==> flow/design.v (excerpt) <==
module cpu15(CLK, RESET_N, IO65_IN, IO64_OUT, PROM_ADDR, PROM_DATA, HALT);
Size in the first run: about 2400 cells after synthesis, about 400 flip-flops, about 58 I/O pins, roughly 21000 um2 of cells after synthesis.
Settings: LEC_CHECK=0, CAP_MARGIN=10, CELL_PAD_IN_SITES_DETAIL_PLACEMENT=2, CORE_ASPECT_RATIO=0.55, CORE_MARGIN=2, CORE_UTILIZATION=43, CTS_CLUSTER_DIAMETER=266, GPL_ROUTABILITY_DRIVEN=1, GPL_TIMING_DRIVEN=1, HOLD_SLACK_MARGIN=0.15, PLACE_DENSITY_LB_ADDON=0.15, SETUP_SLACK_MARGIN=0.01, SLEW_MARGIN=40, TNS_END_PERCENT=100; clock period 4.01 ns.
run.sh (not shown) runs the stock make flow with config.mk's settings and CLKGATE_MAP_FILE=.
The baseline ran to the end with no violations.
Then changed:
CAP_MARGIN = 20   (was 10)
CELL_PAD_IN_SITES_DETAIL_PLACEMENT = unset   (was 2)
CORE_ASPECT_RATIO = unset   (was 0.55)
CORE_UTILIZATION = 66   (was 43)
CTS_CLUSTER_DIAMETER = unset   (was 266)
GPL_ROUTABILITY_DRIVEN = unset   (was 1)
GPL_TIMING_DRIVEN = unset   (was 1)
HOLD_SLACK_MARGIN = unset   (was 0.15)
PLACE_DENSITY_LB_ADDON = unset   (was 0.15)
SETUP_SLACK_MARGIN = unset   (was 0.01)
TNS_END_PERCENT = unset   (was 100)
clock period = 13.1 ns   (was 4.01 ns; I/O delays follow)
The changed run finished with timing, DRC and antenna clean.
Final area went down by 2.3%.
Setup slack improved by 7900 ps.
Sequential share of layout area went up by 0.91 points.
Routed wire length went down by 32%.
Then changed:
CORE_UTILIZATION = 31   (was 66)
CTS_CLUSTER_SIZE = 19   (was unset)
MIN_ROUTING_LAYER = met2   (was unset)
clock period = 4.64 ns   (was 13.1 ns; I/O delays follow)
Outcome:
- register-to-register slack degrades by 8300 ps
- total power rises to 3.1 times its value
- final area grows by about 4%
- worst setup slack degrades by 7100 ps
- via count came out higher by 35%
- combinational power came out higher to 3.1 times its value
- cell count increases by 18%
- wire length goes up by about 24%
- clock skew goes up by 9.4 ps
- count of clock-buffer cells in the layout rose by 4
Then changed:
CORE_UTILIZATION = 40   (was 31)
CTS_CLUSTER_SIZE = unset   (was 19)
MIN_ROUTING_LAYER = unset   (was met2)
clock period = 10.0 ns   (was 4.64 ns; I/O delays follow)
Result:
- The new run ran to the end with no violations
- sequential power decreases by well over a third
- power decreases by well over a third
- die area goes down by about a fifth
- core utilization grows by 9.3 points


Starting RTL as in the previous note.
make LEC_CHECK=0 CAP_MARGIN=20 CORE_MARGIN=2 CORE_UTILIZATION=70 CTS_CLUSTER_SIZE=25 PLACE_DENSITY_LB_ADDON=0.25 SETUP_SLACK_MARGIN=2.0 SLEW_MARGIN=20 finish   # period 6.86 ns
The baseline went through all stages and came out clean.
Then changed:
Settings changed: CORE_UTILIZATION 70 to 52, CTS_CLUSTER_SIZE 25 to unset, PLACE_DENSITY_LB_ADDON 0.25 to unset, SETUP_SLACK_MARGIN 2.0 to unset, SLEW_MARGIN 20 to 40.
Clock period 6.86 ns to 3.64 ns, I/O delays scaled along.
The new run finished clean. Utilization fell by 18 points. Via count fell by 3.1%. Wire length rose by 8.4%. Clock skew fell by 0.0069 ns. Power rose by 98%. Fmax rose by 2.6%. Cell area rose by 2.9%.
Then changed:
Settings changed: CORE_UTILIZATION 52 to 70, PLACE_DENSITY set to 0.35, SETUP_SLACK_MARGIN set to 0.74, SLEW_MARGIN 40 to 20.
Clock period 3.64 ns to 2.5 ns, I/O delays scaled along.
After rerunning: This time the run ended with an error in 5_1_grt; area after synthesis does not change; die size went down by a quarter to a third; synthesized cell count is unchanged.
Then changed:
Settings changed: ABC_AREA set to 1, PLACE_DENSITY 0.35 to unset, PLACE_DENSITY_LB_ADDON set to 0.11.
Result: The changed run failed in 5_1_grt, error GRT-0116; synthesized cell count hardly moves; die area came out lower by about 7%; area after synthesis came out lower by 7.1%.


Setup of xenon:
cpu15 again, from the RTL that the note above started with.
Design cpu15, start of the top module:
module cpu15(CLK, RESET_N, IO65_IN, IO64_OUT, PROM_ADDR, PROM_DATA, HALT);
clock: 2.64 ns
lec_check: 0
abc_area: 0
cap_margin: 20
cell_pad_in_sites_detail_placement: 2
cell_pad_in_sites_global_placement: 1
core_aspect_ratio: 0.61
core_margin: 2
core_utilization: 52
cts_cluster_diameter: 71
gpl_timing_driven: 1
place_density_lb_addon: 0.23
setup_slack_margin: -0.13
slew_margin: 20
xenon did not make it past detailed placement (3_5_place_dp), where a tool error ended it.
Changes in ember relative to xenon:
Settings: CORE_ASPECT_RATIO: 0.61 -> unset; SETUP_SLACK_MARGIN: -0.13 -> unset; GPL_TIMING_DRIVEN: 1 -> unset; ABC_AREA: 0 -> unset; CELL_PAD_IN_SITES_DETAIL_PLACEMENT: 2 -> unset; CTS_CLUSTER_DIAMETER: 71 -> unset; CELL_PAD_IN_SITES_GLOBAL_PLACEMENT: 1 -> unset; CORE_UTILIZATION: 52 -> 70; PLACE_DENSITY_LB_ADDON: 0.23 -> unset; the clock period (ns, I/O delays scaled along): 2.64 -> 2.5.
- The flow ran to completion for all of xenon and ember but xenon, which stopped partway.
- ember completed end to end; final checks failed (setup timing).
- FAIL xenon @ detailed placement (3_5_place_dp): tool exited with error
- Diff xenon -> ember: area of the core saw a decrease, area of the mapped netlist saw little to no change.
- Synthesized cell count: xenon vs ember identical
- ember vs. xenon: starting utilization of the core area moved up, die width fell by about 32%, die extent in y saw an increase, I/O pin count flat, row count grew by 6.
- The final weighted congestion of routability-driven global placement number comes out higher for ember vs xenon.
- Diff xenon..ember | quantity of I/O buffers inserted on ports | unchanged
Here is what was changed in the inputs of tundra compared with ember.
Settings: swapping 70 for 72 in CORE_UTILIZATION; putting CTS_CLUSTER_DIAMETER at 91 where nothing was set; swapping 20 for 40 in SLEW_MARGIN; putting PLACE_DENSITY at 0.4 where nothing was set; swapping 2.5 for 6.64 in the clock period (ns, I/O delays scaled along).
Across both runs, number of stages on the worst setup path was lower for tundra than for ember.
Side by side, internal cell power turned out lower in tundra than in ember.
tundra was carried through to the last stage, and its layout satisfied the timing, design-rule and antenna checks.
In the tables for tundra and ember, final cell count reads higher with ember.
For the post-detailed-placement half-perimeter wirelength, tundra came in about 15% lower than ember did.
Here is what was changed in the inputs of harbor compared with tundra.
Settings: removing PLACE_DENSITY (formerly 0.4); setting CTS_CLUSTER_SIZE to 14 for the first time; changing SLEW_MARGIN from 40 to 20; setting SETUP_SLACK_MARGIN to 0.32 for the first time; setting PLACE_DENSITY_LB_ADDON to 0.28 for the first time; removing CTS_CLUSTER_DIAMETER (formerly 91); changing the clock period (ns, I/O delays scaled along) from 6.64 to 2.68.
## What came out
- harbor: flow completed, timing, DRC and antenna clean
- Looking at the reports, tundra completed the entire flow and the layout it produced met the timing, design-rule and antenna checks.
- Compared with tundra, in harbor number of buffers and inverters on the critical path shrank by 1, layout buffer count excluding clock buffers grew by about 180%, floorplan die width held steady.
- The end of the critical path comes out C7.REG_IN[10] in one run and C6.RAM_OUT[12] in the other, namely in tundra and harbor respectively.
- Initial antenna violation count: harbor vs tundra up 4
- In harbor relative to tundra, amount of wire on met3 after detailed routing had gone up by more than a quarter.
### harbor -> yarrow
Settings: CTS_CLUSTER_SIZE no longer set, was 14; SETUP_SLACK_MARGIN no longer set, was 0.32; SLEW_MARGIN now 40, was 20; CORE_UTILIZATION now 40, was 72; PLACE_DENSITY_LB_ADDON no longer set, was 0.28; the clock period (ns, I/O delays scaled along) now 3.64, was 2.68.
Notes after the runs:
Top routing layer in use: met4 -> harbor, met5 -> yarrow
Relative to harbor, total via count after detailed routing decreased by 2961 in yarrow.
Diff harbor -> yarrow: total power went down; minimum setup slack in the final design went up by 460 ps; clock share of power higher; global-route wire length before repair lost 5.0 mm.
Setup changes, yarrow to raven
Settings: putting SETUP_SLACK_MARGIN at 0.39 where nothing was set; swapping 40 for 20 in SLEW_MARGIN; swapping 40 for 72 in CORE_UTILIZATION; putting PLACE_DENSITY at 0.65 where nothing was set; swapping 3.64 for 2.5 in the clock period (ns, I/O delays scaled along).
[summary]
raven never completed, since it errored out during global routing (5_1_grt).
Synthesized cell count: yarrow vs raven identical
raven vs yarrow: number of cells in the design after placement down by a little under 10%
Compared raven vs yarrow, and pre-CTS worst setup slack is down in raven.
| die boundary height | higher: yarrow |
Diff yarrow -> raven | total core area | decrease of 24000 um^2
Row count, raven and yarrow: smaller value in raven
Total cell area at the placement stage ended up 2.0% higher on raven than on yarrow.


Starting RTL as in the previous note.
make LEC_CHECK=0 ABC_AREA=1 CAP_MARGIN=20 CORE_ASPECT_RATIO=0.98 CORE_MARGIN=2 CORE_UTILIZATION=71 CTS_CLUSTER_DIAMETER=213 CTS_CLUSTER_SIZE=15 PLACE_DENSITY_LB_ADDON=0.21 SETUP_SLACK_MARGIN=0.63 SLEW_MARGIN=10 finish   # period 2.17 ns
The starting point stopped in clock tree synthesis (4_1_cts) (DPL-0033).
Edit:
==> flow/config.mk (replaced) <==
export PLATFORM = sky130hd
export DESIGN_NAME = cpu15
export DESIGN_NICKNAME = cpu15
export VERILOG_FILES = /design/flow/design.v
export SDC_FILE = /design/flow/constraint.sdc
export NUM_CORES = 4
export LEC_CHECK = 0
export CAP_MARGIN = 20
export CORE_MARGIN = 2
export CORE_UTILIZATION = 40
export SLEW_MARGIN = 40
==> flow/constraint.sdc (replaced) <==
create_clock -name core_clock -period 2.35 [get_ports {CLK}]
set_input_delay 0.4700 -clock core_clock [delete_from_list [all_inputs] [get_ports {CLK}]]
set_output_delay 0.4700 -clock core_clock [all_outputs]
set_load 0.01 [all_outputs]
This time the run finished with setup timing left; die size rises by about 90%; synthesized area went up by about 8%; synthesized cell count barely changes.


job 4795:
Starting RTL as in the previous note.
==> flow/design.v (excerpt) <==
module cpu15(CLK, RESET_N, IO65_IN, IO64_OUT, PROM_ADDR, PROM_DATA, HALT);
    input         CLK;
    input         RESET_N;
    input [15:0]  IO65_IN;
    output [15:0] IO64_OUT;
    output [7:0]  PROM_ADDR;
    input [14:0]  PROM_DATA;
    output        HALT;
    wire          CLK_FT;
    wire          CLK_DC;
    wire          CLK_EX;
    wire          CLK_WB;
    wire [7:0]    P_COUNT;
    wire [14:0]   PROM_OUT;
    wire [3:0]    OP_CODE;
    wire [7:0]    OP_DATA;
    wire [15:0]   REG_0;
    wire [15:0]   REG_1;
    wire [15:0]   REG_2;
    wire [15:0]   REG_3;
    wire [15:0]   REG_4;
    wire [15:0]   REG_5;
    wire [15:0]   REG_6;
    wire [15:0]   REG_7;
    wire [2:0]    N_REG_A;
    wire [2:0]    N_REG_B;
    wire [15:0]   REG_A;
    wire [15:0]   REG_B;
    wire [15:0]   RAM_0;
    wire [15:0]   RAM_1;
    wire [15:0]   RAM_2;
    wire [15:0]   RAM_3;
    wire [15:0]   RAM_4;
    wire [15:0]   RAM_5;
    wire [15:0]   RAM_6;
    wire [15:0]   RAM_7;
    wire [7:0]    RAM_ADDR;
    wire [15:0]   RAM_OUT;
    wire [15:0]   REG_IN;
    wire [15:0]   RAM_IN;
    wire          REG_WEN;
    wire          RAM_WEN;
    clock_gen C1(CLK, RESET_N, CLK_FT, CLK_DC, CLK_EX, CLK_WB);
    assign PROM_ADDR = P_COUNT;
    fetch C2(CLK, CLK_FT, PROM_DATA, PROM_OUT);
    decode C3(CLK, CLK_DC, PROM_OUT, OP_CODE, OP_DATA);
    reg_dc C4(CLK, CLK_DC, PROM_OUT[10:8], REG_0, REG_1, REG_2, REG_3, REG_4, REG_5,
              REG_6, REG_7, N_REG_A, REG_A);
    reg_dc C5(CLK, CLK_DC, PROM_OUT[7:5], REG_0, REG_1, REG_2, REG_3, REG_4, REG_5,
              REG_6, REG_7, N_REG_B, REG_B);
    ram_dc C6(CLK, CLK_DC, PROM_OUT[7:0], RAM_0, RAM_1, RAM_2, RAM_3, RAM_4, RAM_5,
  ...
Settings: LEC_CHECK=0, ABC_AREA=1, CAP_MARGIN=20, CORE_MARGIN=2, CORE_UTILIZATION=72, CTS_CLUSTER_DIAMETER=231, CTS_CLUSTER_SIZE=41, PLACE_DENSITY_LB_ADDON=0.22, SETUP_SLACK_MARGIN=0.62, SLEW_MARGIN=40; clock period 2.14 ns.
Job 4795 did not run to completion, as it errored out during clock tree synthesis.
> inputs changed (job 4795 -> job 459)
Settings: CTS_CLUSTER_DIAMETER changed from 231 to 91; PLACE_DENSITY_LB_ADDON changed from 0.22 to 0.06; SETUP_SLACK_MARGIN removed (was 0.62); CTS_CLUSTER_SIZE removed (was 41); the clock period (ns, I/O delays scaled along) changed from 2.14 to 6.29.
Diff job 4795..job 459 | number of top-level pins | unchanged. Summary: worst slack at placement, job 459 better than job 4795. Final RePlAce weighted congestion for job 459: 0.049 down relative to job 4795. Job 459: full flow OK, the timing, design-rule and antenna checks passed. Relative to job 4795, total instance count after detailed placement has decreased by 4.0% in job 459.


Starting RTL as in the previous note.
export LEC_CHECK = 0
export CAP_MARGIN = 10
export CELL_PAD_IN_SITES_DETAIL_PLACEMENT = 0
export CORE_ASPECT_RATIO = 1.05
export CORE_MARGIN = 2
export CORE_UTILIZATION = 72
export CTS_CLUSTER_DIAMETER = 266
export GPL_ROUTABILITY_DRIVEN = 1
export GPL_TIMING_DRIVEN = 1
export SETUP_SLACK_MARGIN = 0.01
export SLEW_MARGIN = 40
export TNS_END_PERCENT = 100
create_clock -name core_clock -period 2.55 [get_ports {CLK}]
The first run finished but failed the layout checks on setup timing.
Then changed:
ABC_AREA = 1   (was not set)
CAP_MARGIN = 20   (was 10)
CELL_PAD_IN_SITES_DETAIL_PLACEMENT = not set   (was 0)
CORE_ASPECT_RATIO = not set   (was 1.05)
CTS_CLUSTER_DIAMETER = not set   (was 266)
GPL_ROUTABILITY_DRIVEN = not set   (was 1)
GPL_TIMING_DRIVEN = not set   (was 1)
PLACE_DENSITY_LB_ADDON = 0.21   (was not set)
SETUP_SLACK_MARGIN = not set   (was 0.01)
SLEW_MARGIN = 20   (was 40)
TNS_END_PERCENT = not set   (was 100)
clock period = 2.17 ns   (was 2.55 ns; I/O delays follow)
The new run did not get past 5_1_grt on ODB-0269.
Synthesized area decreases by about 7%.
Die area decreases by 6.9%.
Synthesized cell count barely changes.
Then changed:
ABC_AREA = not set   (was 1)
CORE_ASPECT_RATIO = 0.9   (was not set)
SETUP_SLACK_MARGIN = 1.76   (was not set)
SLEW_MARGIN = 40   (was 20)
clock period = 6.31 ns   (was 2.17 ns; I/O delays follow)
The changed run produced a clean layout.
Synthesized area went up by a little under a tenth.
Synthesized cell count barely changes.
Die size went up by a little under a tenth.
Then changed:
ABC_AREA = 1   (was not set)
CORE_ASPECT_RATIO = not set   (was 0.9)
CORE_UTILIZATION = 71   (was 72)
CTS_CLUSTER_DIAMETER = 233   (was not set)
CTS_CLUSTER_SIZE = 15   (was not set)
MAX_ROUTING_LAYER = met4   (was not set)
SETUP_SLACK_MARGIN = not set   (was 1.76)
clock period = 2.1 ns   (was 6.31 ns; I/O delays follow)
=> The changed run failed in 5_1_grt. Synthesized area went down by 7.1%. Synthesized cell count is about the same. Die size went down by 5.7%.


cpu15 again, from the RTL that the note above started with.
Settings: LEC_CHECK=0, CAP_MARGIN=30, CELL_PAD_IN_SITES_DETAIL_PLACEMENT=2, CORE_MARGIN=2, CORE_UTILIZATION=70, CTS_CLUSTER_SIZE=68, GPL_ROUTABILITY_DRIVEN=0, MAX_ROUTING_LAYER=met4, MIN_ROUTING_LAYER=met2, PLACE_DENSITY_LB_ADDON=0.08, SLEW_MARGIN=20, TNS_END_PERCENT=95; clock period 3.25 ns.
The first run died in detailed placement.
Then changed:
CAP_MARGIN = 20   (was 30)
CORE_UTILIZATION = 40   (was 70)
CTS_CLUSTER_SIZE = unset   (was 68)
GPL_ROUTABILITY_DRIVEN = unset   (was 0)
MAX_ROUTING_LAYER = unset   (was met4)
MIN_ROUTING_LAYER = unset   (was met2)
PLACE_DENSITY_LB_ADDON = unset   (was 0.08)
TNS_END_PERCENT = 15   (was 95)
clock period = 10.0 ns   (was 3.25 ns; I/O delays follow)
Effect: Now the flow ran to the end with no violations; synthesized area stays the same; die area is higher by 73%; synthesized cell count does not change.
Power is estimated from default activity; no workload was simulated.
